`flow/design.v`:
```
module RandomNumberGenerator(clk, rst, load, key_x, seed_r, seed_g, seed_b, Rout, Gout, Bout, Key_ready);
    input wire clk;
    input wire rst;
    input wire load;                  
    input wire [15:0] key_x;          
    input wire [15:0] seed_r;         
    input wire [15:0] seed_g;
    input wire [15:0] seed_b;
    output reg [7:0] Rout;
    output reg [7:0] Gout;
    output reg [7:0] Bout;
    output reg Key_ready;
    wire Rout_bit;
    wire Gout_bit;
    wire Bout_bit;
    reg[15:0] Rlfsr;
    reg[15:0] Glfsr;
    reg[15:0] Blfsr;
    reg [2:0] bit_count;
    wire Rfeedback_lfsr;
    wire Gfeedback_lfsr;
    wire Bfeedback_lfsr;
    wire Rout_lfsr;
    wire Gout_lfsr;
    wire Bout_lfsr;
    reg signed [15:0] x; 
    reg signed [31:0] x_square; 
    reg signed [31:0] x_mult;  
    reg signed [15:0] x_next;
    wire out_chaotic;
    assign Rfeedback_lfsr = Rlfsr[15] ^ Rlfsr[13] ^ Rlfsr[12] ^ Rlfsr[10]; 
    assign Gfeedback_lfsr = Glfsr[15] ^ Glfsr[13] ^ Glfsr[12] ^ Glfsr[10]; 
    assign Bfeedback_lfsr = Blfsr[15] ^ Blfsr[13] ^ Blfsr[12] ^ Blfsr[10]; 
    assign Rout_lfsr = Rlfsr[15];
    assign Gout_lfsr = Glfsr[15];
    assign Bout_lfsr = Blfsr[15];
    assign out_chaotic = x_next[15];
    assign Rout_bit = Rout_lfsr ^ out_chaotic;
    assign Gout_bit = Gout_lfsr ^ out_chaotic;
    assign Bout_bit = Bout_lfsr ^ out_chaotic;
    always @(posedge clk or posedge rst) begin
        if (rst) begin
            Rlfsr <= 16'b0000000000000001;
            Glfsr <= 16'b0000000000000010;
            Blfsr <= 16'b0000000000000011;
            x <= 16'sh7EF0;                          
            Rout <= 8'b0;
            Gout <= 8'b0;
            Bout <= 8'b0;
            Key_ready <= 0;
            bit_count <=0;
            x_square <= 0;
            x_next <= 0;
            x_mult <= 0;
        end
        else if (load) begin
            Rlfsr <= seed_r;
            Glfsr <= seed_g;
            Blfsr <= seed_b;
            x <= key_x;
            Rout <= 8'b0;
            Gout <= 8'b0;
            Bout <= 8'b0;
            Key_ready <= 0;
            bit_count <=0;
            x_square <= 0;
            x_next <= 0;
            x_mult <= 0;
        end
        else begin
            Rlfsr <= {Rlfsr[14:0], Rfeedback_lfsr};
            Glfsr <= {Glfsr[14:0], Gfeedback_lfsr};
            Blfsr <= {Blfsr[14:0], Bfeedback_lfsr};
            Rout <= {Rout[6:0], Rout_bit};
            Gout <= {Gout[6:0], Gout_bit};
            Bout <= {Bout[6:0], Bout_bit};
            if (bit_count == 3'd7) begin
                Key_ready <= 1;   
                bit_count <= 0;
            end 
            else begin
                Key_ready <= 0;
                bit_count <= bit_count + 1;
            end
            x_square <= x * x;                        
            x_mult <= x_square <<< 1;                 
            x_next <= 16'sh7FFF - x_mult[30:15];      
            x <= x_next;
        end
    end
endmodule
```
`flow/run.sh`:
```
#!/bin/bash
# the make line also repeats each setting of config.mk as NAME=value (left out here)
make -C /OpenROAD-flow-scripts/flow DESIGN_CONFIG=/design/flow/config.mk WORK_HOME=/design/flow/orfs CLKGATE_MAP_FILE= finish
```
`flow/config.mk`:
```
export PLATFORM = sky130hd
export DESIGN_NAME = RandomNumberGenerator
export DESIGN_NICKNAME = RandomNumberGenerator
export VERILOG_FILES = /design/flow/design.v
export SDC_FILE = /design/flow/constraint.sdc
export NUM_CORES = 4
export LEC_CHECK = 0
export ABC_AREA = 1
export CAP_MARGIN = 20
export CORE_MARGIN = 2
export CORE_UTILIZATION = 72
export CTS_CLUSTER_DIAMETER = 374
export CTS_CLUSTER_SIZE = 95
export PLACE_DENSITY = 0.44
export SETUP_SLACK_MARGIN = 2.16
export SLEW_MARGIN = 20
export TNS_END_PERCENT = 10
```
`flow/constraint.sdc`:
```
create_clock -name core_clock -period 7.18 [get_ports {clk}]
set_input_delay 1.4360 -clock core_clock [delete_from_list [all_inputs] [get_ports {clk}]]
set_output_delay 1.4360 -clock core_clock [all_outputs]
set_load 0.01 [all_outputs]
```
==> notes.md, run 1 <==
run results: clock-pin slew on the worst setup and hold paths 0.07 ns, Die Span Y 144 um, end point of the worst hold path x_next[12]$_DFF_PP0_, total antenna diodes in the routed design 0, worst hold slack 0.381 ns, Hold Crit Class flip-flop to flip-flop, synthesized area per cell 8.35 um2, I/O pin cnt 92, crit path DRT 7.52 ns, estimated wirelength of the detail-placed design 26.4 mm, Max-Slew Margin vs Limit 0.419, dominant cells by area after synthesis fa_1, dfrtp_1, inv_1, number of synthesis warnings 1, number of global-route vias before repair 12281, fraction of the yosys area taken by sequential cells 0.251, CP delay by family, top adder cells, mux contribution to synthesized area 0, count of warning messages emitted by the tools 36, cell accounting for the most synthesized area fa_1, first element of the critical path x[9]$_DFF_PP1_, number of nets in the finished design 2188, total of flip-flops plus latches after synthesis 140, tally of max-capacitance violations 0, placement row count 51, fraction of synthesized cell area in xor and xnor cells 0.0137, via total after detailed routing 11900, r2r startpoint x[9]$_DFF_PP1_, Routed WL per cell 20.6 um, full die area 20600 um2, Worst Setup Path Type flip-flop to flip-flop, dominant register cell dfrtp_1, slack of the worst reg-to-reg path 1.18 ns, Hold Fails Final Rpt 0, antenna violations before repair 1, grt total ovfl 0, area fraction in and, or, nand and nor cells 0.178, TritonCTS buffer count 17, number of pins with negative max-slew slack in the final report 0, Distinct cells, synth 35, cells in synth_stat.txt 1680, Yosys chip area 14000 um2, compound-gate portion of the synthesized area 0.0273, DRC errors left 0, most frequently used cell type in the post-synthesis netlist inv_1, Crit. End Element flip-flop, CP max-delay cell dfstp_4, largest driver fanout on the critical path 8, count of TritonRoute iterations in the first routing pass 6, CTS Root Buffer Type clkbuf_16, hold wc startpoint x_mult[27]$_DFF_PP0_, achievable clock frequency 167 MHz, status timing/DRC/antenna clean, pin count of the biggest net entering global routing 79, buffers plus inverters on the worst setup path 5, endpoint of the worst register-to-register path x_square[20]$_DFF_PP0_, final estimated routing congestion in global placement 0.999, number of levels the H-tree was split into 4, Sum Neg Setup Slack 0 ns, Hold-fix buffers, CTS 0, Area growth syn-to-layout 20.6%, Critical Path End x_square[20]$_DFF_PP0_, clock sinks 140, number of vias per cell 5.69, Mapped Area 14000 um2, final setup fails 0, number of enable flip-flop cells 0, main combinational cell family by area after synthesis adder cells, global routing usage summed across all routing layers 0.391, first-pass GRT wire length 60.7 mm, CP max stage delay 0.73 ns, time the final worst path needs with I/O delays and setup 6.00 ns, total of fill cells in the finished design 942, worst-path cell chain buf_8, nand2_1, inv_1, ha_1, nor2_1, fa_1, inv_1, fa_1, fa_1, fa_1, inv_1, fa_1, inv_1, ha_4, a21oi_2, nor2_1, nor2_1, nand2_1, a21oi_2, nand2_1, nand2_1, nand2_1, nor2_2, core area 19300 um2, post-route clock skew 0.0115 ns, Worst path depth 23, Detailed Route Iter0 Violations 1268, share of flip-flops with an asynchronous set or reset after synthesis 1.00, Tightest Pin Transition 0.872 ns, Die W 144 um, Initial Util 0.728, post-layout period usage 0.836, fraction of synthesized cell area taken by the top area cell type 0.318, number of instances in the synthesized netlist 1680, remaining antenna violation count after routing 0, tally of buffers added on design ports 91, worst hold path cell count 1, total nets after synthesis 2055, depth of the worst register-to-register path 23, Adder Area Share 0.394, ranking of synthesized cells by instance count inv_1, nand2_1, fa_1, nor2_1, dfrtp_1, insertion delay to the later sink of the worst-skew pair 0.43 ns, kind of start point of the critical path flip-flop, unrepaired setup endpoints after global routing true, arrival time at the worst endpoint 6.34 ns, TritonCTS clock tree done, drt total wl 43.0 mm, clock buffer depth 2
layout make-up:
type                            count  area [um2]  share of cell area
Sequential cell                   140        3570               0.211
Clock inverter                     15         180              0.0106
Timing Repair Buffer              165        1570              0.0929
Clock buffer                       17         425              0.0251
Inverter                          455        1720               0.102
Multi-Input combinational cell   1034        9120               0.539
Tap cell                          265         332              0.0196
metrics by stage:
step | std cells | util | cell area [um2] | setup slack, ns
floorplan | 1680 | - | 14500 | 1.91
global placement | 1990 | 0.798 | 15400 | 1.15
detailed placement | 1990 | 0.798 | 15400 | 1.07
CTS | 2067 | 0.858 | 16500 | 1.63
global route | 2091 | 0.878 | 16900 | 1.09
finish | 2091 | 0.878 | 16900 | 1.18
timing repair:
item	4_1_cts	5_1_grt
buffers inserted	45	24
resized	53	54
pin swaps	20	35
setup endpoints to repair	16	16
layer usage:
| metal | track usage | share of wire | vias to the layer above |
|---|---|---|---|
| met5 | 0 | 0.00030 | - |
| met4 | 0.181 | 0.070 | 2 |
| met3 | 0.119 | 0.13 | 315 |
| met2 | 0.637 | 0.47 | 883 |
| met1 | 0.483 | 0.34 | 5652 |
| li1 | - | - | 5048 |
==> run 2, diff against run 1 <==
CORE_ASPECT_RATIO = 0.7   (was not set)
CTS_CLUSTER_DIAMETER = 373   (was 374)
CTS_CLUSTER_SIZE = 99   (was 95)
PLACE_DENSITY = not set   (was 0.44)
SETUP_SLACK_MARGIN = -0.1   (was 2.16)
TNS_END_PERCENT = not set   (was 10)
clock period = 5.69 ns   (was 7.18 ns; I/O delays follow)
==> run 2 against run 1 <==
Net effect: the layout now fails its checks (setup timing); setup slack worse by 1.3 ns; via count increased by 5.6%; maximum frequency increased by 3.0%; non-clock buffer count is 19 higher; critical path type unchanged; synthesized cell count did not move; critical endpoint is now x_square[28]$_DFF_PP0_; first-iteration DRC count rose by 66%; clock-buffer cell count is the same.
==> notes.md, run 2 <==
run results: post-route clock skew 0.0156 ns, global routing usage summed across all routing layers 0.424, time the final worst path needs with I/O delays and setup 5.83 ns, slack of the worst reg-to-reg path -0.14 ns, dominant register cell dfrtp_1, dpl cells 2053, clock-pin slew on the worst setup and hold paths 0.09 ns, CP delay by family, top adder cells, kind of start point of the critical path flip-flop, depth of the worst register-to-register path 22, TritonCTS clock tree done, total of fill cells in the finished design 856, Worst path depth 22, number of pins with negative max-slew slack in the final report 0, cell area reported after detailed placement 15600 um2, clock sinks 140, post-layout period usage 1.02, count of warning messages emitted by the tools 35, ranking of synthesized cells by instance count inv_1, nand2_1, fa_1, nor2_1, dfrtp_1, achievable clock frequency 172 MHz, CTS Root Buffer Type clkbuf_16, status failed layout checks, number of global-route vias before repair 12334, Area growth syn-to-layout 20.8%, final estimated routing congestion in global placement 0.972, tally of max-capacitance violations 0, Initial Util 0.738, worst hold path cell count 1, compound-gate portion of the synthesized area 0.0273, mux contribution to synthesized area 0, share of flip-flops with an asynchronous set or reset after synthesis 1.00, total of flip-flops plus latches after synthesis 140, endpoint of the worst register-to-register path x_square[28]$_DFF_PP0_, most frequently used cell type in the post-synthesis netlist inv_1, hold wc startpoint x_mult[26]$_DFF_PP0_, Max-Slew Margin vs Limit 0.344, Tightest Pin Transition 0.983 ns, Hold Fails Final Rpt 0, insertion delay to the later sink of the worst-skew pair 0.43 ns, full die area 20600 um2, I/O pin cnt 92, number of synthesis warnings 1, total antenna diodes in the routed design 0, synthesized area per cell 8.35 um2, final setup fails 9, number of enable flip-flop cells 0, Mapped Area 14000 um2, number of nets in the finished design 2207, via total after detailed routing 12569, post-layout instance count excluding filler cells 2109, dominant cells by area after synthesis fa_1, dfrtp_1, inv_1, clock buffer depth 2, core utilization of the finished layout 0.891, end point of the worst hold path x_next[11]$_DFF_PP0_, Final WS setup -0.138 ns, arrival time at the worst endpoint 6.14 ns, total nets after synthesis 2055, Adder Area Share 0.394, unrepaired setup endpoints after global routing true, number of instances in the synthesized netlist 1680, buffers plus inverters on the worst setup path 6, count of TritonRoute iterations in the first routing pass 9, DRC errors left 0, drt total wl 46.5 mm, number of vias per cell 5.96, area fraction in and, or, nand and nor cells 0.178, main combinational cell family by area after synthesis adder cells, estimated wirelength of the detail-placed design 30.0 mm, cell mode on critical path fa_1, Critical Path End x_square[28]$_DFF_PP0_, cell accounting for the most synthesized area fa_1, Routed WL per cell 22.0 um, number of levels the H-tree was split into 4, Die Span Y 121 um, Crit. End Element flip-flop, reasons for failing final setup timing, Distinct cells, synth 35, antenna violations before repair 1, Yosys chip area 14000 um2, tally of buffers added on design ports 91, Die W 171 um, r2r startpoint x[9]$_DFF_PP1_, worst-path cell chain buf_4, nand2_1, fa_1, inv_1, fa_1, inv_1, fa_1, inv_1, fa_1, fa_1, inv_1, fa_1, inv_1, ha_2, nand2_1, nor2_1, nand2_1, nor3_2, nand2_1, nand3_1, and2_1, nor2_1, fraction of synthesized cell area taken by the top area cell type 0.318, cells in synth_stat.txt 1680, TritonCTS buffer count 17, CP max-delay cell dfstp_2, first element of the critical path x[9]$_DFF_PP1_, Detailed Route Iter0 Violations 2099, fraction of synthesized cell area in xor and xnor cells 0.0137, crit path DRT 6.01 ns, pin count of the biggest net entering global routing 107, largest driver fanout on the critical path 6, core area 19000 um2, Hold-fix buffers, CTS 0, placement row count 42, first-pass GRT wire length 65.1 mm, fraction of the yosys area taken by sequential cells 0.251, cell area after layout 17000 um2, Hold Crit Class flip-flop to flip-flop, CP max stage delay 0.59 ns, grt total ovfl 0, Worst Setup Path Type flip-flop to flip-flop, remaining antenna violation count after routing 0
## run 2: through the flow
| step | setup TNS [ns] | setup slack, ns | hold WS [ns] |
|---|---|---|---|
| after detailed placement | -0.326 | -0.138 | 0.377 |
| after global routing | -2.36 | -0.282 | 0.398 |
| after CTS | -0.736 | -0.0979 | 0.385 |
| after floorplan | -0.00178 | -0.00178 | 0.373 |
| after global placement | -0.156 | -0.111 | 0.377 |
| final | -0.744 | -0.138 | 0.386 |
## run 2: layer usage
layer,vias to the layer above,global-route usage,routed length [um]
met4,4,0.168,3170
met1,5912,0.572,16000
met2,1234,0.631,20000
li1,5081,-,-
met3,338,0.158,7170
met5,-,0,115
## run 2: final cells by class
cell class	count	area, um2	area share
clock buffers	17	425	0.0251
flip-flops and latches	140	3530	0.208
multi-input cells	1034	9070	0.535
inverters	455	1720	0.101
clock inverters	15	181	0.0107
well taps	264	330	0.0195
repair buffers	184	1710	0.101
## run 2: repair_timing
action,in CTS,in global routing
pin swaps,1,48
gates resized,3,134
setup endpoints to repair,4,16
cloned,0,0
setup buffers,2,23
==> run 3, diff against run 2 <==
CORE_ASPECT_RATIO = not set   (was 0.7)
CTS_CLUSTER_DIAMETER = not set   (was 373)
CTS_CLUSTER_SIZE = not set   (was 99)
HOLD_SLACK_MARGIN = -0.08   (was not set)
MAX_ROUTING_LAYER = met4   (was not set)
PLACE_DENSITY_LB_ADDON = 0.26   (was not set)
SETUP_SLACK_MARGIN = 1.38   (was -0.1)
clock period = 4.79 ns   (was 5.69 ns; I/O delays follow)
==> run 3 against run 2 <==
Net effect: the run now fails in 5_1_grt; die area hardly changed; area after synthesis did not move; synthesized cell count unchanged.
==> notes.md, run 3 <==
yosys + openroad results -> estimated wirelength of the detail-placed design 31.3 mm, dominant register cell dfrtp_1, status stopped before the end, pre-CTS setup slack -0.964 ns, fraction of the yosys area taken by sequential cells 0.251, I/O pin cnt 92, mux contribution to synthesized area 0, share of flip-flops with an asynchronous set or reset after synthesis 1.00, most frequently used cell type in the post-synthesis netlist inv_1, Err [ERROR GRT-0232] Routing congestion too high. Check the congestion heatmap in the GUI., Distinct cells, synth 35, total nets after synthesis 2055, ranking of synthesized cells by instance count inv_1, nand2_1, fa_1, nor2_1, dfrtp_1, clock sinks 140, synthesized area per cell 8.35 um2, Die Span Y 144 um, number of synthesis warnings 1, cell accounting for the most synthesized area fa_1, TritonCTS buffer count 17, Yosys chip area 14000 um2, main combinational cell family by area after synthesis adder cells, grt total ovfl 887, Mapped Area 14000 um2, number of levels the H-tree was split into 4, Initial Util 0.728, tally of buffers added on design ports 91, number of enable flip-flop cells 0, CTS Root Buffer Type clkbuf_16, global routing usage summed across all routing layers 0.934, area fraction in and, or, nand and nor cells 0.178, last stage reached 5_1_grt, dominant cells by area after synthesis fa_1, dfrtp_1, inv_1, total of flip-flops plus latches after synthesis 140, core area 19300 um2, Adder Area Share 0.394, clock buffer depth 2, cells in synth_stat.txt 1680, Die W 144 um, full die area 20600 um2, placement row count 51, final estimated routing congestion in global placement 0.992, fraction of synthesized cell area taken by the top area cell type 0.318, fraction of synthesized cell area in xor and xnor cells 0.0137, number of instances in the synthesized netlist 1680, compound-gate portion of the synthesized area 0.0273
-- run 3: what timing repair did --
item                                    4_1_cts
setup buffers                                15
gates cloned                                  1
hold buffers                                  0
gates resized                                60
endpoints found under the setup margin       16
pin swaps                                    36
-- run 3: per-layer routing --
metal / GRT overflow / track usage
met1: 18 / 0.842
met3: 17 / 0.721
met5: - / -
met4: 212 / 1.05
met2: 640 / 1.14
-- run 3: through the flow --
stage	instance area, um2	std cells	TNS [ns]	util
after CTS	17800	2196	-10.80	0.924
after detailed placement	16800	2148	-11.76	0.872
after global placement	16800	2148	-9.97	0.872
after floorplan	14600	1680	-4.21	-
==> run 4, diff against run 3 <==
CTS_CLUSTER_SIZE = 37   (was not set)
HOLD_SLACK_MARGIN = not set   (was -0.08)
MAX_ROUTING_LAYER = not set   (was met4)
PLACE_DENSITY = 0.8   (was not set)
PLACE_DENSITY_LB_ADDON = not set   (was 0.26)
SETUP_SLACK_MARGIN = not set   (was 1.38)
clock period = 5.15 ns   (was 4.79 ns; I/O delays follow)
==> run 4 against run 3 <==
Net effect: the run again fails in 5_1_grt; die area did not move; area after synthesis did not move; synthesized cell count unchanged.
==> notes.md, run 4 <==
yosys + openroad results -> status stopped before the end, last stage reached 5_1_grt, Err [ERROR GRT-0232] Routing congestion too high. Check the congestion heatmap in the GUI., total of flip-flops plus latches after synthesis 140, main combinational cell family by area after synthesis adder cells, clock sinks 140, placement row count 51, number of levels the H-tree was split into 4, Mapped Area 14000 um2, total nets after synthesis 2055, compound-gate portion of the synthesized area 0.0273, dominant register cell dfrtp_1, Yosys chip area 14000 um2, number of synthesis warnings 1, grt total ovfl 2006, pre-CTS setup slack -0.508 ns, Initial Util 0.728, CTS Root Buffer Type clkbuf_16, core area 19300 um2, share of flip-flops with an asynchronous set or reset after synthesis 1.00, clock buffer depth 2, Die Span Y 144 um, mux contribution to synthesized area 0, cells in synth_stat.txt 1680, number of instances in the synthesized netlist 1680, full die area 20600 um2, Adder Area Share 0.394, synthesized area per cell 8.35 um2, most frequently used cell type in the post-synthesis netlist inv_1, fraction of the yosys area taken by sequential cells 0.251, dpl cells 2126, fraction of synthesized cell area in xor and xnor cells 0.0137, fraction of synthesized cell area taken by the top area cell type 0.318, number of enable flip-flop cells 0, global routing usage summed across all routing layers 1.03, cell accounting for the most synthesized area fa_1, Die W 144 um, Distinct cells, synth 35, estimated wirelength of the detail-placed design 28.4 mm, final estimated routing congestion in global placement 0.971, ranking of synthesized cells by instance count inv_1, nand2_1, fa_1, nor2_1, dfrtp_1, dominant cells by area after synthesis fa_1, dfrtp_1, inv_1, tally of buffers added on design ports 91, I/O pin cnt 92, area fraction in and, or, nand and nor cells 0.178, TritonCTS buffer count 17
## run 4: through the flow
| stage | cell area [um2] | hold WS (ns) |
|---|---|---|
| 2_1_floorplan | 14300 | 0.373 |
| 3_3_place_gp | 16400 | 0.374 |
| 3_5_place_dp | 16400 | 0.378 |
| 4_1_cts | 18000 | 0.378 |
## run 4: layer usage
| layer | overflow | track usage |
|---|---|---|
| met4 | 408 | 1.17 |
| met1 | 13 | 0.885 |
| met5 | 0 | 0.471 |
| met3 | 19 | 0.780 |
| met2 | 1566 | 1.38 |
## run 4: repair_timing
item                       CTS
resized                    187
setup buffers               36
hold buffers                 0
pin swaps                   73
cloned                       2
setup endpoints to repair   16
==> run 5, diff against run 4 <==
CELL_PAD_IN_SITES_DETAIL_PLACEMENT = 0   (was not set)
CELL_PAD_IN_SITES_GLOBAL_PLACEMENT = 0   (was not set)
CORE_ASPECT_RATIO = 0.62   (was not set)
CTS_CLUSTER_DIAMETER = 205   (was not set)
CTS_CLUSTER_SIZE = 35   (was 37)
GPL_ROUTABILITY_DRIVEN = 1   (was not set)
GPL_TIMING_DRIVEN = 1   (was not set)
MAX_ROUTING_LAYER = met5   (was not set)
MIN_ROUTING_LAYER = met1   (was not set)
PLACE_DENSITY = 0.78   (was 0.8)
TNS_END_PERCENT = 100   (was not set)
clock period = 5.7 ns   (was 5.15 ns; I/O delays follow)
==> run 5 against run 4 <==
Net effect: the layout now fails its checks (setup timing); synthesized cell count unchanged; die area increased by 0.16%; area after synthesis unchanged.
==> notes.md, run 5 <==
run results: r2r startpoint x[15]$_DFF_PP0_, cells in synth_stat.txt 1680, post-route clock skew 0.0128 ns, most frequently used cell type in the post-synthesis netlist inv_1, hold wc startpoint x_mult[28]$_DFF_PP0_, final estimated routing congestion in global placement 1.01, number of vias per cell 6.04, number of levels the H-tree was split into 4, Sequential cell area 3530 um2, DRC errors left 0, I/O pin cnt 92, buffers plus inverters on the worst setup path 6, number of instances in the synthesized netlist 1680, Worst path depth 23, Mapped Area 14000 um2, count of warning messages emitted by the tools 35, number of nets in the finished design 2240, post-layout period usage 1.13, fraction of synthesized cell area in xor and xnor cells 0.0137, full die area 20700 um2, reasons for failing final setup timing, Area growth syn-to-layout 23.4%, total nets after synthesis 2055, CP max stage delay 0.74 ns, Tightest Pin Transition 0.954 ns, area fraction in and, or, nand and nor cells 0.178, clock-pin slew on the worst setup and hold paths 0.07 ns, time the final worst path needs with I/O delays and setup 6.43 ns, worst hold path cell count 1, end point of the worst hold path x_next[13]$_DFF_PP0_, insertion delay to the later sink of the worst-skew pair 0.43 ns, via total after detailed routing 12874, antenna violations before repair 4, slack of the worst reg-to-reg path -0.73 ns, CP delay by family, top adder cells, number of global-route vias before repair 12322, status failed layout checks, cell area reported after detailed placement 15800 um2, remaining antenna violation count after routing 0, first element of the critical path x[15]$_DFF_PP0_, clock buffer depth 2, dominant register cell dfrtp_1, Sum Neg Setup Slack -5.16 ns, total of fill cells in the finished design 838, fraction of the yosys area taken by sequential cells 0.251, cell accounting for the most synthesized area fa_1, CP max-delay cell fa_1, placement row count 40, Critical Path End x_square[29]$_DFF_PP0_, depth of the worst register-to-register path 23, dominant cells by area after synthesis fa_1, dfrtp_1, inv_1, count of TritonRoute iterations in the first routing pass 6, Initial Util 0.730, crit path DRT 6.01 ns, estimated wirelength of the detail-placed design 29.4 mm, global routing usage summed across all routing layers 0.429, kind of start point of the critical path flip-flop, number of enable flip-flop cells 0, grt total ovfl 0, Comb area 9160 um2, Hold Crit Class flip-flop to flip-flop, CTS Root Buffer Type clkbuf_16, final setup fails 13, Die W 181 um, fraction of synthesized cell area taken by the top area cell type 0.318, drt total wl 51.0 mm, worst-path cell chain buf_8, inv_4, nor2_1, fa_1, inv_1, fa_1, fa_1, fa_1, inv_1, fa_1, fa_1, ha_1, nand2_1, inv_1, buf_4, nand2_1, nand2_1, a21oi_1, nand2_1, nor2_1, nand3_1, nand2_1, nor2_1, largest driver fanout on the critical path 10, Max-Slew Margin vs Limit 0.364, compound-gate portion of the synthesized area 0.0273, TritonCTS clock tree done, worst hold slack 0.387 ns, Detailed Route Iter0 Violations 2009, Hold-fix buffers, CTS 0, first-pass GRT wire length 65.9 mm, ranking of synthesized cells by instance count inv_1, nand2_1, fa_1, nor2_1, dfrtp_1, Crit. End Element flip-flop, number of pins with negative max-slew slack in the final report 0, cell mode on critical path fa_1, unrepaired setup endpoints after global routing true, Worst Setup Path Type flip-flop to flip-flop, tally of max-capacitance violations 0, share of flip-flops with an asynchronous set or reset after synthesis 1.00, mux contribution to synthesized area 0, tally of buffers added on design ports 91, arrival time at the worst endpoint 6.74 ns, core area 19200 um2, main combinational cell family by area after synthesis adder cells, Yosys chip area 14000 um2, Distinct cells, synth 35, endpoint of the worst register-to-register path x_square[29]$_DFF_PP0_, pin count of the biggest net entering global routing 102, Adder Area Share 0.394, achievable clock frequency 156 MHz, Routed WL per cell 23.9 um, Die Span Y 114 um, TritonCTS buffer count 17, number of synthesis warnings 1, clock sinks 140, synthesized area per cell 8.35 um2, cell area after layout 17300 um2, Hold Fails Final Rpt 0, total of flip-flops plus latches after synthesis 140, Final WS setup -0.729 ns
-- run 5: metrics by stage --
stage | instances | setup slack (ns) | utilization
finish | 2131 | -0.729 | 0.901
global route | 2130 | -0.794 | 0.901
CTS | 2110 | 0.0111 | 0.864
detailed placement | 2062 | -0.182 | 0.823
global placement | 2062 | -0.204 | 0.823
floorplan | 1680 | 0.00822 | -
-- run 5: per-layer routing --
layer | global-route usage | up-vias | wire [um]
met5 | 0 | - | 53
met4 | 0.175 | 2 | 4040
met3 | 0.150 | 413 | 8690
met2 | 0.632 | 1261 | 21200
met1 | 0.593 | 6057 | 17100
li1 | - | 5141 | -
-- run 5: final cells by class --
cell class | count | share of cell area
Antenna cell | 1 | 0.000144
Clock buffer | 20 | 0.0258
Tap cell | 252 | 0.0182
Timing Repair Buffer | 217 | 0.117
Inverter | 455 | 0.0995
Multi-Input combinational cell | 1034 | 0.529
Clock inverter | 12 | 0.00665
Sequential cell | 140 | 0.204
-- run 5: what timing repair did --
item,4_1_cts,5_1_grt
pin swaps,10,69
gates resized,20,166
setup endpoints to repair,15,16
setup buffers,16,20
gates cloned,0,0
==> run 6, diff against run 5 <==
CELL_PAD_IN_SITES_DETAIL_PLACEMENT = not set   (was 0)
CELL_PAD_IN_SITES_GLOBAL_PLACEMENT = not set   (was 0)
CORE_ASPECT_RATIO = not set   (was 0.62)
CORE_UTILIZATION = 62   (was 72)
CTS_CLUSTER_DIAMETER = not set   (was 205)
CTS_CLUSTER_SIZE = not set   (was 35)
GPL_ROUTABILITY_DRIVEN = not set   (was 1)
GPL_TIMING_DRIVEN = not set   (was 1)
MAX_ROUTING_LAYER = not set   (was met5)
MIN_ROUTING_LAYER = not set   (was met1)
PLACE_DENSITY = not set   (was 0.78)
SETUP_SLACK_MARGIN = -0.1   (was not set)
TNS_END_PERCENT = not set   (was 100)
clock period = 4.23 ns   (was 5.7 ns; I/O delays follow)
==> run 6 against run 5 <==
Net effect: the layout still fails its checks (setup timing); first-iteration DRC count fell by 69%; global-route usage decreased by 12 points.
==> notes.md, run 6 <==
run results: status failed layout checks, reasons for failing final setup timing, worst hold path cell count 1, number of enable flip-flop cells 0, cell mode on critical path fa_1, placement row count 55, global routing usage summed across all routing layers 0.310, cell area reported after detailed placement 16900 um2, ranking of synthesized cells by instance count inv_1, nand2_1, fa_1, nor2_1, dfrtp_1, number of nets in the finished design 2312, TritonCTS buffer count 17, Sequential cell area 3520 um2, dominant register cell dfrtp_1, worst hold slack 0.389 ns, dpl cells 2164, tally of max-capacitance violations 0, buffers plus inverters on the worst setup path 8, number of levels the H-tree was split into 4, endpoint of the worst register-to-register path x_square[28]$_DFF_PP0_, count of TritonRoute iterations in the first routing pass 7, total of flip-flops plus latches after synthesis 140, Max-Slew Margin vs Limit 0.326, first element of the critical path x[15]$_DFF_PP0_, CTS Root Buffer Type clkbuf_16, end point of the worst hold path x_next[11]$_DFF_PP0_, worst-path cell chain buf_6, buf_4, nand2_1, inv_2, fa_2, inv_1, fa_1, fa_1, inv_2, fa_1, inv_1, fa_1, inv_1, fa_1, ha_4, inv_2, o21bai_1, or2_1, a21oi_1, nand3_2, and2_1, nor2_1, number of instances in the synthesized netlist 1680, Detailed Route Iter0 Violations 618, largest driver fanout on the critical path 8, Final WS setup -1.27 ns, CP max stage delay 0.58 ns, I/O pin cnt 92, Tightest Pin Transition 1.01 ns, post-layout instance count excluding filler cells 2237, dominant cells by area after synthesis fa_1, dfrtp_1, inv_1, crit path DRT 4.57 ns, unrepaired setup endpoints after global routing true, remaining antenna violation count after routing 0, antenna violations before repair 3, time the final worst path needs with I/O delays and setup 5.50 ns, number of pins with negative max-slew slack in the final report 0, fraction of synthesized cell area taken by the top area cell type 0.318, pin count of the biggest net entering global routing 86, Distinct cells, synth 35, TritonCTS clock tree done, Worst path depth 22, Critical Path End x_square[28]$_DFF_PP0_, core area 22400 um2, Crit. End Element flip-flop, clock buffer depth 2, arrival time at the worst endpoint 5.83 ns, final estimated routing congestion in global placement 0.939, final setup fails 16, Worst Setup Path Type flip-flop to flip-flop, Yosys chip area 14000 um2, hold wc startpoint x_mult[26]$_DFF_PP0_, estimated wirelength of the detail-placed design 26.6 mm, insertion delay to the later sink of the worst-skew pair 0.41 ns, share of flip-flops with an asynchronous set or reset after synthesis 1.00, CP delay by family, top adder cells, Die W 154 um, Area growth syn-to-layout 31.4%, total nets after synthesis 2055, slack of the worst reg-to-reg path -1.27 ns, Hold-fix buffers, CTS 0, Comb area 9500 um2, clock-pin slew on the worst setup and hold paths 0.06 ns, fraction of the yosys area taken by sequential cells 0.251, full die area 23900 um2, area fraction in and, or, nand and nor cells 0.178, Routed WL per cell 15.5 um, synthesized area per cell 8.35 um2, cell accounting for the most synthesized area fa_1, Initial Util 0.626, achievable clock frequency 182 MHz, pre-CTS setup slack -1.48 ns, clock sinks 140, fraction of synthesized cell area in xor and xnor cells 0.0137, drt total wl 34.6 mm, cells in synth_stat.txt 1680, grt total ovfl 0, mux contribution to synthesized area 0, Hold Crit Class flip-flop to flip-flop, Adder Area Share 0.394, depth of the worst register-to-register path 22, main combinational cell family by area after synthesis adder cells, total of fill cells in the finished design 1399, r2r startpoint x[15]$_DFF_PP0_, number of synthesis warnings 1, number of global-route vias before repair 12314, post-route clock skew 0.00820 ns, Hold Fails Final Rpt 0, core utilization of the finished layout 0.822, Die Span Y 154 um, number of vias per cell 5.01, kind of start point of the critical path flip-flop, count of warning messages emitted by the tools 35, DRC errors left 0, post-layout period usage 1.30, tally of buffers added on design ports 91, first-pass GRT wire length 58.0 mm, Mapped Area 14000 um2, most frequently used cell type in the post-synthesis netlist inv_1, via total after detailed routing 11210, compound-gate portion of the synthesized area 0.0273, cell area after layout 18400 um2, CP max-delay cell fa_2
## run 6: cell type report
cell class | instances | share of cell area
clock inverters | 13 | 0.00964
clock buffers | 19 | 0.0235
repair buffers | 289 | 0.148
well taps | 285 | 0.0193
diodes | 2 | 0.000271
inverters | 455 | 0.0931
multi-input cells | 1034 | 0.515
flip-flops and latches | 140 | 0.191
## run 6: routing by layer
metal	up-vias	global-route usage	part of all wire
met2	321	0.542	0.52
li1	5295	-	-
met5	-	0	0
met1	5509	0.401	0.40
met3	85	0.0468	0.050
met4	0	0.104	0.030
## run 6: per-stage QoR
stage	TNS (ns)
floorplan	-13.17
detailed placement	-19.42
global placement	-19.20
CTS	-18.11
global route	-21.59
finish	-18.67
## run 6: repair_timing
item | in CTS | in global routing
setup buffers | 33 | 6
resized | 133 | 48
endpoints found under the setup margin | 16 | 16
endpoints found under the hold margin | 0 | 0
pin swaps | 79 | 34
==> run 7, diff against run 6 <==
ABC_AREA = 0   (was 1)
CORE_UTILIZATION = 72   (was 62)
CTS_CLUSTER_DIAMETER = 374   (was not set)
CTS_CLUSTER_SIZE = 95   (was not set)
PLACE_DENSITY = 0.42   (was not set)
SETUP_SLACK_MARGIN = not set   (was -0.1)
clock period = 6.12 ns   (was 4.23 ns; I/O delays follow)
==> run 7 against run 6 <==
Net effect: still fails the layout checks on setup timing; global-route usage rose by 2.7 points; synthesized cell count decreased by 28%; setup slack better by 1.1 ns; area after synthesis decreased by 6.8%; register-to-register slack gained 1.1 ns; critical path depth shrank 1; clock-buffer cell count down 2; critical path type unchanged; highest routed layer unchanged.
==> notes.md, run 7 <==
run results: status failed layout checks, reasons for failing final setup timing, number of pins with negative max-slew slack in the final report 0, Hold Crit Class flip-flop to flip-flop, Yosys chip area 13100 um2, worst hold path cell count 1, number of instances in the synthesized netlist 1217, crit path DRT 6.44 ns, Detailed Route Iter0 Violations 592, depth of the worst register-to-register path 21, largest driver fanout on the critical path 6, Mapped Area 13100 um2, TritonCTS clock tree done, fraction of synthesized cell area in xor and xnor cells 0.0268, pin count of the biggest net entering global routing 105, Crit. End Element flip-flop, total of flip-flops plus latches after synthesis 140, CP max stage delay 0.70 ns, Final WS setup -0.166 ns, insertion delay to the later sink of the worst-skew pair 0.44 ns, Adder Area Share 0.423, hold wc startpoint x_mult[15]$_DFF_PP0_, tally of buffers added on design ports 91, global routing usage summed across all routing layers 0.338, r2r startpoint x[15]$_DFF_PP0_, Die Span Y 139 um, endpoint of the worst register-to-register path x_square[28]$_DFF_PP0_, DRC errors left 0, total of fill cells in the finished design 871, post-layout period usage 1.03, number of vias per cell 5.53, most congested layer reported by global routing met2, I/O pin cnt 92, clock buffer depth 2, mux contribution to synthesized area 0.0560, dominant register cell dfrtp_1, kind of start point of the critical path flip-flop, cell accounting for the most synthesized area fa_1, count of TritonRoute iterations in the first routing pass 5, TritonCTS buffer count 17, Worst path depth 21, remaining antenna violation count after routing 0, estimated wirelength of the detail-placed design 22.6 mm, via total after detailed routing 8947, first element of the critical path x[15]$_DFF_PP0_, Tightest Pin Transition 0.892 ns, full die area 19300 um2, time the final worst path needs with I/O delays and setup 6.29 ns, cell mode on critical path fa_1, clock-pin slew on the worst setup and hold paths 0.07 ns, GR Layer Usage met1 0.429, share of flip-flops with an asynchronous set or reset after synthesis 1.00, antenna violations before repair 0, number of levels the H-tree was split into 4, fraction of synthesized cell area taken by the top area cell type 0.341, final estimated routing congestion in global placement 0.925, total antenna diodes in the routed design 0, count of warning messages emitted by the tools 35, Initial Util 0.730, worst hold slack 0.385 ns, buffers plus inverters on the worst setup path 6, unrepaired setup endpoints after global routing true, Critical Path End x_square[28]$_DFF_PP0_, post-route clock skew 0.0124 ns, CTS Root Buffer Type clkbuf_16, clock sinks 140, achievable clock frequency 159 MHz, slack of the worst reg-to-reg path -0.17 ns, Area growth syn-to-layout 19.8%, number of enable flip-flop cells 0, arrival time at the worst endpoint 6.61 ns, first-pass GRT wire length 50.4 mm, core area 17900 um2, tally of max-capacitance violations 0, Distinct cells, synth 43, dominant cells by area after synthesis fa_1, dfrtp_1, inv_1, final setup fails 5, synthesized area per cell 10.7 um2, most frequently used cell type in the post-synthesis netlist inv_1, drt total wl 31.4 mm, CP max-delay cell fa_1, compound-gate portion of the synthesized area 0.0283, Worst Setup Path Type flip-flop to flip-flop, worst-path cell chain nand2_1, inv_1, fa_1, buf_4, fa_1, fa_1, fa_1, fa_1, inv_1, fa_1, inv_1, ha_4, a21oi_1, o21ai_0, buf_4, a22o_1, a21oi_2, buf_4, a211oi_4, o41ai_2, mux2_1, Hold Fails Final Rpt 0, CP delay by family, top adder cells, cells in synth_stat.txt 1217, met2 Usage GRT 0.583, ranking of synthesized cells by instance count inv_1, fa_1, dfrtp_1, ha_1, nand2_1, GR Util met3 0.0556, grt total ovfl 0, Max-Slew Margin vs Limit 0.405, placement row count 49, Routed WL per cell 19.4 um, main combinational cell family by area after synthesis adder cells, area fraction in and, or, nand and nor cells 0.0961, Die W 139 um, number of global-route vias before repair 10124, end point of the worst hold path x_next[0]$_DFF_PP0_, pre-CTS setup slack 0.00659 ns, core utilization of the finished layout 0.875, total nets after synthesis 1592, fraction of the yosys area taken by sequential cells 0.269, number of synthesis warnings 1, number of nets in the finished design 1751
run 7: cell type report:
class / instances / area [um2] / area share
tap: 229 / 287 / 0.0183
timing repair buffer: 177 / 1640 / 0.105
multi-input combinational: 726 / 8400 / 0.537
clock inverter: 15 / 200 / 0.0128
clock buffer: 17 / 425 / 0.0272
sequential: 140 / 3520 / 0.225
inverter: 314 / 1180 / 0.0756
run 7: per-layer routing:
layer  share of wire  routed length [um]  vias to the layer above
li1                -                   -                     3904
met2            0.52               16500                      324
met4           0.049                1530                        0
met5               0                   0                        -
met1            0.37               11700                     4592
met3           0.056                1750                      127
run 7: timing repair:
item                       CTS  global route
setup buffers                4            11
pin swaps                    0             8
setup endpoints to repair    5            10
hold buffers                 0             0
gates resized                2            41
run 7: metrics by stage:
step | TNS (ns) | cell area, um2 | cells
3_5_place_dp | 0 | 14700 | 1571
5_1_grt | -1.50 | 15700 | 1618
2_1_floorplan | 0 | 13100 | 1217
4_1_cts | 0 | 15400 | 1607
3_3_place_gp | 0 | 14700 | 1571
6_report | -0.471 | 15700 | 1618
==> run 8, diff against run 7 <==
ABC_AREA = 1   (was 0)
CTS_CLUSTER_DIAMETER = not set   (was 374)
CTS_CLUSTER_SIZE = 41   (was 95)
PLACE_DENSITY = 0.79   (was 0.42)
TNS_END_PERCENT = 5   (was not set)
clock period = 5.0 ns   (was 6.12 ns; I/O delays follow)
==> run 8 against run 7 <==
Net effect: the layout still fails its checks (setup timing); global-route usage increased by 14 points; die area increased by 7.1%; wire length increased by 75%; critical path depth increased by 1; non-clock buffer count increased by 102; sequential cell count unchanged; register-to-register slack got worse by 1.6 ns.
==> notes.md, run 8 <==
run results: status failed layout checks, reasons for failing final setup timing, first-pass GRT wire length 72.6 mm, first element of the critical path x[15]$_DFF_PP0_, Final WS setup -1.73 ns, depth of the worst register-to-register path 22, Adder Area Share 0.394, total of flip-flops plus latches after synthesis 140, number of nets in the finished design 2302, Hold Fails Final Rpt 0, Yosys chip area 14000 um2, mux contribution to synthesized area 0, I/O pin cnt 92, cell area reported after detailed placement 16400 um2, Die W 144 um, fraction of synthesized cell area in xor and xnor cells 0.0137, post-route clock skew 0.0123 ns, Crit. End Element flip-flop, CP delay by family, top adder cells, dominant cells by area after synthesis fa_1, dfrtp_1, inv_1, core utilization of the finished layout 0.926, via total after detailed routing 13676, ranking of synthesized cells by instance count inv_1, nand2_1, fa_1, nor2_1, dfrtp_1, grt total ovfl 0, fraction of the yosys area taken by sequential cells 0.251, buffers plus inverters on the worst setup path 6, arrival time at the worst endpoint 7.07 ns, clock-pin slew on the worst setup and hold paths 0.07 ns, compound-gate portion of the synthesized area 0.0273, clock sinks 140, global routing usage summed across all routing layers 0.478, Critical Path End x_square[27]$_DFF_PP0_, Tightest Pin Transition 0.969 ns, pin count of the biggest net entering global routing 82, TritonCTS buffer count 17, Worst path depth 22, Max-Slew Margin vs Limit 0.354, number of vias per cell 6.20, Sum Neg Setup Slack -19.83 ns, Area growth syn-to-layout 27.2%, Die Span Y 144 um, worst hold slack 0.384 ns, cell area after layout 17800 um2, dominant register cell dfrtp_1, achievable clock frequency 149 MHz, full die area 20600 um2, post-layout period usage 1.35, CP max-delay cell fa_1, main combinational cell family by area after synthesis adder cells, DRC errors left 0, Hold Crit Class flip-flop to flip-flop, tally of buffers added on design ports 91, number of global-route vias before repair 13906, Routed WL per cell 24.9 um, CP max stage delay 0.72 ns, kind of start point of the critical path flip-flop, Initial Util 0.728, tally of max-capacitance violations 0, r2r startpoint x[15]$_DFF_PP0_, endpoint of the worst register-to-register path x_square[27]$_DFF_PP0_, Detailed Route Iter0 Violations 2284, final estimated routing congestion in global placement 0.965, number of synthesis warnings 1, number of instances in the synthesized netlist 1680, hold wc startpoint x_mult[17]$_DFF_PP0_, most frequently used cell type in the post-synthesis netlist inv_1, count of warning messages emitted by the tools 35, time the final worst path needs with I/O delays and setup 6.73 ns, worst hold path cell count 1, crit path DRT 5.34 ns, number of levels the H-tree was split into 4, remaining antenna violation count after routing 0, antenna violations before repair 4, worst-path cell chain buf_6, buf_4, inv_2, nor2_1, fa_1, fa_1, fa_1, fa_1, fa_1, inv_1, fa_1, inv_1, ha_4, a21oi_1, buf_4, o21bai_1, nand2_1, nand2_1, a21oi_2, nand3_1, nand2_1, nor2_2, total nets after synthesis 2055, synthesized area per cell 8.35 um2, share of flip-flops with an asynchronous set or reset after synthesis 1.00, insertion delay to the later sink of the worst-skew pair 0.44 ns, number of enable flip-flop cells 0, cell mode on critical path fa_1, Worst Setup Path Type flip-flop to flip-flop, CTS Root Buffer Type clkbuf_16, largest driver fanout on the critical path 6, core area 19300 um2, Mapped Area 14000 um2, unrepaired setup endpoints after global routing true, Distinct cells, synth 35, end point of the worst hold path x_next[2]$_DFF_PP0_, estimated wirelength of the detail-placed design 29.2 mm, placement row count 51, count of TritonRoute iterations in the first routing pass 16, TritonCTS clock tree done, area fraction in and, or, nand and nor cells 0.178, clock buffer depth 2, drt total wl 55.1 mm, final setup fails 16, number of pins with negative max-slew slack in the final report 0, slack of the worst reg-to-reg path -1.73 ns, cells in synth_stat.txt 1680, cell accounting for the most synthesized area fa_1, fraction of synthesized cell area taken by the top area cell type 0.318
## run 8: layout make-up
class                   count  area, um2
repair buffers            279       2520
diodes                      2       5.00
inverters                 455       1720
fillers                   689       1420
well taps                 265        332
clock buffers              19        443
clock inverters            13        130
flip-flops and latches    140       3530
multi-input cells        1034       9170
## run 8: repair_timing
action | CTS | global route
cloned | 0 | 0
hold buffers | 0 | 0
gates resized | 72 | 71
pin swaps | 36 | 26
endpoints found under the setup margin | 16 | 16
setup buffers | 26 | 6
## run 8: routing by layer
metal	vias to the layer above	wire length (um)	track usage
met5	-	219	0.0175
met4	10	5960	0.312
met3	634	9540	0.209
met2	1414	23300	0.754
met1	6349	16000	0.525
li1	5269	-	-
## run 8: metrics by stage
step,cells,worst slack [ns]
after floorplan,1680,-0.278
after global placement,2141,-0.821
after detailed placement,2141,-0.831
after CTS,2199,-0.581
after global routing,2206,-1.71
final,2207,-1.73
==> run 9, diff against run 8 <==
CTS_CLUSTER_SIZE = 52   (was 41)
HOLD_SLACK_MARGIN = -0.08   (was not set)
PLACE_DENSITY = not set   (was 0.79)
PLACE_DENSITY_LB_ADDON = 0.26   (was not set)
SETUP_SLACK_MARGIN = -0.34   (was not set)
TNS_END_PERCENT = not set   (was 5)
clock period = 5.01 ns   (was 5.0 ns; I/O delays follow)
==> run 9 against run 8 <==
Net effect: the flow now stops in 5_1_grt; die area unchanged; area after synthesis did not move; synthesized cell count stayed put.
==> notes.md, run 9 <==
yosys + openroad results -> status stopped before the end, last stage reached 5_1_grt, Err [ERROR GRT-0232] Routing congestion too high. Check the congestion heatmap in the GUI., final estimated routing congestion in global placement 0.978, ranking of synthesized cells by instance count inv_1, nand2_1, fa_1, nor2_1, dfrtp_1, dominant cells by area after synthesis fa_1, dfrtp_1, inv_1, clock buffer depth 2, Die W 144 um, dominant register cell dfrtp_1, tally of buffers added on design ports 91, fraction of synthesized cell area taken by the top area cell type 0.318, global routing usage summed across all routing layers 0.806, clock sinks 140, TritonCTS buffer count 17, synthesized area per cell 8.35 um2, share of flip-flops with an asynchronous set or reset after synthesis 1.00, number of enable flip-flop cells 0, total of flip-flops plus latches after synthesis 140, Initial Util 0.728, cell accounting for the most synthesized area fa_1, fraction of the yosys area taken by sequential cells 0.251, CTS Root Buffer Type clkbuf_16, estimated wirelength of the detail-placed design 29.6 mm, main combinational cell family by area after synthesis adder cells, Die Span Y 144 um, core area 19300 um2, number of instances in the synthesized netlist 1680, compound-gate portion of the synthesized area 0.0273, mux contribution to synthesized area 0, area fraction in and, or, nand and nor cells 0.178, number of synthesis warnings 1, dpl cells 2137, Mapped Area 14000 um2, full die area 20600 um2, most frequently used cell type in the post-synthesis netlist inv_1, Adder Area Share 0.394, placement row count 51, Distinct cells, synth 35, grt total ovfl 140, fraction of synthesized cell area in xor and xnor cells 0.0137, I/O pin cnt 92, number of levels the H-tree was split into 4, Yosys chip area 14000 um2, total nets after synthesis 2055, cells in synth_stat.txt 1680
## run 9: repair_timing
item	4_1_cts
gates resized	181
buffers inserted	61
endpoints found under the setup margin	16
pin swaps	93
hold buffers	0
cloned	0
## run 9: routing by layer
layer,global-route usage,GRT overflow
met1,0.770,0
met2,0.962,64
met3,0.670,2
met4,0.872,74
met5,0.331,0
## run 9: through the flow
stage,utilization,TNS [ns],setup slack (ns),area (um2)
after floorplan,-,-4.53,-0.332,14100
after global placement,0.849,-7.38,-0.648,16400
after detailed placement,0.849,-8.92,-0.808,16400
after CTS,0.927,-7.05,-0.528,17900
==> run 10, diff against run 9 <==
ABC_AREA = not set   (was 1)
CORE_UTILIZATION = 70   (was 72)
CTS_CLUSTER_DIAMETER = 201   (was not set)
CTS_CLUSTER_SIZE = 36   (was 52)
HOLD_SLACK_MARGIN = not set   (was -0.08)
PLACE_DENSITY_LB_ADDON = not set   (was 0.26)
SETUP_SLACK_MARGIN = not set   (was -0.34)
clock period = 6.76 ns   (was 5.01 ns; I/O delays follow)
==> run 10 against run 9 <==
Net effect: area after synthesis fell by 6.8%; the run now finishes clean; synthesized cell count fell by 28%; die area fell by 4.1%.
==> notes.md, run 10 <==
run results: cells in synth_stat.txt 1217, insertion delay to the later sink of the worst-skew pair 0.43 ns, number of instances in the synthesized netlist 1217, Initial Util 0.720, clock-pin slew on the worst setup and hold paths 0.07 ns, arrival time at the worst endpoint 6.73 ns, Hold Fails Final Rpt 0, Area growth syn-to-layout 13.6%, fraction of synthesized cell area in xor and xnor cells 0.0268, Sum Neg Setup Slack 0 ns, via total after detailed routing 8305, Routed WL per cell 17.6 um, clock sinks 140, end point of the worst hold path x_next[11]$_DFF_PP0_, largest driver fanout on the critical path 16, Crit. End Element flip-flop, mux contribution to synthesized area 0.0560, worst hold path cell count 1, depth of the worst register-to-register path 17, count of instances resized after the clock tree is built 0, I/O pin cnt 92, total of flip-flops plus latches after synthesis 140, fraction of synthesized cell area taken by the top area cell type 0.341, core area 18100 um2, pin count of the biggest net entering global routing 81, area fraction in and, or, nand and nor cells 0.0961, tally of buffers added on design ports 91, number of global-route vias before repair 9439, Comb area 8240 um2, global routing usage summed across all routing layers 0.302, Yosys chip area 13100 um2, total nets after synthesis 1592, total of fill cells in the finished design 1108, Die W 141 um, full die area 19800 um2, number of pins with negative max-slew slack in the final report 0, final estimated routing congestion in global placement 0.917, status timing/DRC/antenna clean, Worst Setup Path Type flip-flop to flip-flop, unrepaired setup endpoints after global routing false, placement row count 49, dominant register cell dfrtp_1, Die Span Y 141 um, TritonCTS buffer count 17, Distinct cells, synth 43, Critical Path End x_square[28]$_DFF_PP0_, dpl cells 1513, number of levels the H-tree was split into 4, time the final worst path needs with I/O delays and setup 6.42 ns, antenna violations before repair 0, number of nets in the finished design 1678, tally of max-capacitance violations 0, fraction of the yosys area taken by sequential cells 0.269, r2r startpoint x[15]$_DFF_PP0_, remaining antenna violation count after routing 0, crit path DRT 7.07 ns, cell mode on critical path fa_1, buffer count from post-CTS setup fixing 0, post-layout period usage 0.949, DRC errors left 0, post-layout instance count excluding filler cells 1545, number of enable flip-flop cells 0, drt total wl 27.2 mm, grt total ovfl 0, estimated wirelength of the detail-placed design 21.6 mm, TritonCTS clock tree done, CP delay by family, top adder cells, achievable clock frequency 156 MHz, kind of start point of the critical path flip-flop, Worst path depth 17, Adder Area Share 0.423, Hold-fix buffers, CTS 0, ranking of synthesized cells by instance count inv_1, fa_1, dfrtp_1, ha_1, nand2_1, hold wc startpoint x_mult[26]$_DFF_PP0_, Sequential cell area 3520 um2, count of TritonRoute iterations in the first routing pass 5, share of flip-flops with an asynchronous set or reset after synthesis 1.00, post-route clock skew 0.0265 ns, total antenna diodes in the routed design 0, clock buffer depth 2, CP max stage delay 0.74 ns, first-pass GRT wire length 46.0 mm, final setup fails 0, dominant cells by area after synthesis fa_1, dfrtp_1, inv_1, Detailed Route Iter0 Violations 347, Mapped Area 13100 um2, number of synthesis warnings 1, cell accounting for the most synthesized area fa_1, buffers plus inverters on the worst setup path 3, endpoint of the worst register-to-register path x_square[28]$_DFF_PP0_, slack of the worst reg-to-reg path 0.34 ns, number of vias per cell 5.38, compound-gate portion of the synthesized area 0.0283, worst-path cell chain nand2_1, inv_1, fa_1, inv_1, fa_1, inv_1, fa_1, fa_1, fa_1, fa_1, ha_1, and3_1, a22o_1, a21oi_2, a211oi_4, o41ai_2, mux2_1, count of warning messages emitted by the tools 32, Max-Slew Margin vs Limit 0.426, main combinational cell family by area after synthesis adder cells, most frequently used cell type in the post-synthesis netlist inv_1, CP max-delay cell fa_1, CTS Root Buffer Type clkbuf_16, synthesized area per cell 10.7 um2, Hold Crit Class flip-flop to flip-flop, Tightest Pin Transition 0.861 ns, first element of the critical path x[15]$_DFF_PP0_
## run 10: layer usage
metal / wire length [um] / up-vias / global-route usage
met3: 1360 / 50 / 0.0564
met4: 786 / 0 / 0.0937
met2: 14200 / 248 / 0.523
met1: 10900 / 4252 / 0.392
met5: 0 / - / 0
li1: - / 3755 / -
## run 10: final cells by class
cell class,instances,area share
repair buffers,104,0.0677
multi-input cells,726,0.555
well taps,229,0.0193
clock inverters,13,0.0119
inverters,314,0.0797
flip-flops and latches,140,0.237
clock buffers,19,0.0298
## run 10: per-stage QoR
stage	cell area, um2	hold WS [ns]	utilization	worst slack, ns
global placement	14200	0.374	0.784	0.484
detailed placement	14200	0.379	0.784	0.379
CTS	14900	0.387	0.818	0.345
global route	14900	0.397	0.819	0.0553
finish	14900	0.382	0.819	0.342
floorplan	13100	0.373	-	0.677
==> run 11, diff against run 10 <==
ABC_AREA = 1   (was not set)
CAP_MARGIN = 0   (was 20)
CELL_PAD_IN_SITES_DETAIL_PLACEMENT = 1   (was not set)
CORE_ASPECT_RATIO = 0.81   (was not set)
CORE_UTILIZATION = 37   (was 70)
CTS_CLUSTER_DIAMETER = not set   (was 201)
CTS_CLUSTER_SIZE = 40   (was 36)
GPL_ROUTABILITY_DRIVEN = 1   (was not set)
GPL_TIMING_DRIVEN = 1   (was not set)
MIN_ROUTING_LAYER = met2   (was not set)
PLACE_DENSITY_LB_ADDON = 0.15   (was not set)
SLEW_MARGIN = 10   (was 20)
TNS_END_PERCENT = 5   (was not set)
clock period = 6.24 ns   (was 6.76 ns; I/O delays follow)
==> run 11 against run 10 <==
Net effect: sequential share of layout area fell by 1.9 points; register-to-register slack worse by 0.13 ns; die area is 100% higher; utilization is 38 points lower; critical path depth rose by 5; setup slack got worse by 0.13 ns; synthesized cell count is 38% higher; hold slack better by 0.0036 ns; clock-buffer cell count grew 3; sequential cell count stayed put.
==> notes.md, run 11 <==
run results: antenna violations before repair 1, placement row count 64, worst hold path cell count 1, I/O pin cnt 92, synthesized area per cell 8.35 um2, Mapped Area 14000 um2, number of pins with negative max-slew slack in the final report 0, clock sinks 140, crit path DRT 6.51 ns, grt total ovfl 0, Routed WL per cell 17.7 um, endpoint of the worst register-to-register path x_square[18]$_DFF_PP0_, fraction of synthesized cell area taken by the top area cell type 0.318, end point of the worst hold path x_next[6]$_DFF_PP0_, post-route clock skew 0.0212 ns, count of TritonRoute iterations in the first routing pass 6, CP max-delay cell fa_1, remaining antenna violation count after routing 0, Die W 220 um, number of levels the H-tree was split into 4, estimated wirelength of the detail-placed design 31.8 mm, arrival time at the worst endpoint 6.30 ns, cell mode on critical path fa_1, buffers plus inverters on the worst setup path 7, clock-pin slew on the worst setup and hold paths 0.08 ns, CTS Root Buffer Type clkbuf_16, post-layout instance count excluding filler cells 2284, cells in synth_stat.txt 1680, depth of the worst register-to-register path 22, dominant register cell dfrtp_1, time the final worst path needs with I/O delays and setup 6.03 ns, first-pass GRT wire length 63.8 mm, tally of buffers added on design ports 91, DRC errors left 0, area fraction in and, or, nand and nor cells 0.178, Adder Area Share 0.394, Comb area 8650 um2, Crit. End Element flip-flop, status timing/DRC/antenna clean, TritonCTS buffer count 17, number of instances in the synthesized netlist 1680, Sequential cell area 3550 um2, fraction of synthesized cell area in xor and xnor cells 0.0137, Hold Crit Class flip-flop to flip-flop, Worst path depth 22, Critical Path End x_square[18]$_DFF_PP0_, Yosys chip area 14000 um2, total of fill cells in the finished design 4475, cell area after layout 16300 um2, largest driver fanout on the critical path 10, final estimated routing congestion in global placement 0.926, CP delay by family, top adder cells, hold wc startpoint x_mult[21]$_DFF_PP0_, core area 37600 um2, pin count of the biggest net entering global routing 90, tally of max-capacitance violations 0, total of flip-flops plus latches after synthesis 140, cell accounting for the most synthesized area fa_1, ranking of synthesized cells by instance count inv_1, nand2_1, fa_1, nor2_1, dfrtp_1, insertion delay to the later sink of the worst-skew pair 0.43 ns, Max-Slew Margin vs Limit 0.397, global routing usage summed across all routing layers 0.321, core utilization of the finished layout 0.434, total nets after synthesis 2055, dpl cells 2243, Detailed Route Iter0 Violations 1782, number of global-route vias before repair 17733, achievable clock frequency 166 MHz, CP max stage delay 0.53 ns, Initial Util 0.374, Hold-fix buffers, CTS 0, kind of start point of the critical path flip-flop, r2r startpoint x[1]$_DFF_PP0_, Sum Neg Setup Slack 0 ns, final setup fails 0, first element of the critical path x[1]$_DFF_PP0_, number of enable flip-flop cells 0, Distinct cells, synth 35, dominant cells by area after synthesis fa_1, dfrtp_1, inv_1, slack of the worst reg-to-reg path 0.21 ns, Die Span Y 179 um, Tightest Pin Transition 0.905 ns, main combinational cell family by area after synthesis adder cells, most frequently used cell type in the post-synthesis netlist inv_1, via total after detailed routing 14573, number of vias per cell 6.38, clock buffer depth 2, compound-gate portion of the synthesized area 0.0273, count of warning messages emitted by the tools 30, Area growth syn-to-layout 16.1%, TritonCTS clock tree done, full die area 39500 um2, mux contribution to synthesized area 0, fraction of the yosys area taken by sequential cells 0.251, Hold Fails Final Rpt 0, number of synthesis warnings 1, worst-path cell chain buf_4, buf_4, inv_1, nand2_1, fa_1, inv_1, fa_1, fa_1, fa_1, fa_1, inv_1, fa_1, inv_1, ha_2, nand2_1, nor2_1, inv_1, nor2_1, nand2_1, nand2_2, o21ai_0, a21oi_1, post-layout period usage 0.966, Worst Setup Path Type flip-flop to flip-flop, cell area reported after detailed placement 15600 um2, share of flip-flops with an asynchronous set or reset after synthesis 1.00, number of nets in the finished design 2145, drt total wl 40.4 mm
-- run 11: metal layers --
layer	global-route usage	up-vias	wire (um)
met5	0.115	-	305
met3	0.477	220	17600
li1	-	4937	-
met1	-	5605	0
met4	0.0408	10	1630
met2	0.352	3801	20800
-- run 11: layout make-up --
type,instances,share of cell area
inverter,455,0.105
timing repair buffer,122,0.0718
clock inverter,10,0.00860
sequential,140,0.218
antenna,6,0.000921
tap,495,0.0380
clock buffer,22,0.0272
multi-input combinational,1034,0.531
-- run 11: repair_timing --
item | 4_1_cts | 5_1_grt
endpoints found under the setup margin | 0 | 11
gates resized | 0 | 25
setup buffers | 0 | 3
-- run 11: metrics by stage --
stage / setup slack, ns / hold WS (ns)
5_1_grt: -0.00180 / 0.394
3_3_place_gp: 0.106 / 0.375
6_report: 0.210 / 0.386
4_1_cts: 0.0383 / 0.387
3_5_place_dp: 0.104 / 0.378
2_1_floorplan: 0.548 / 0.373
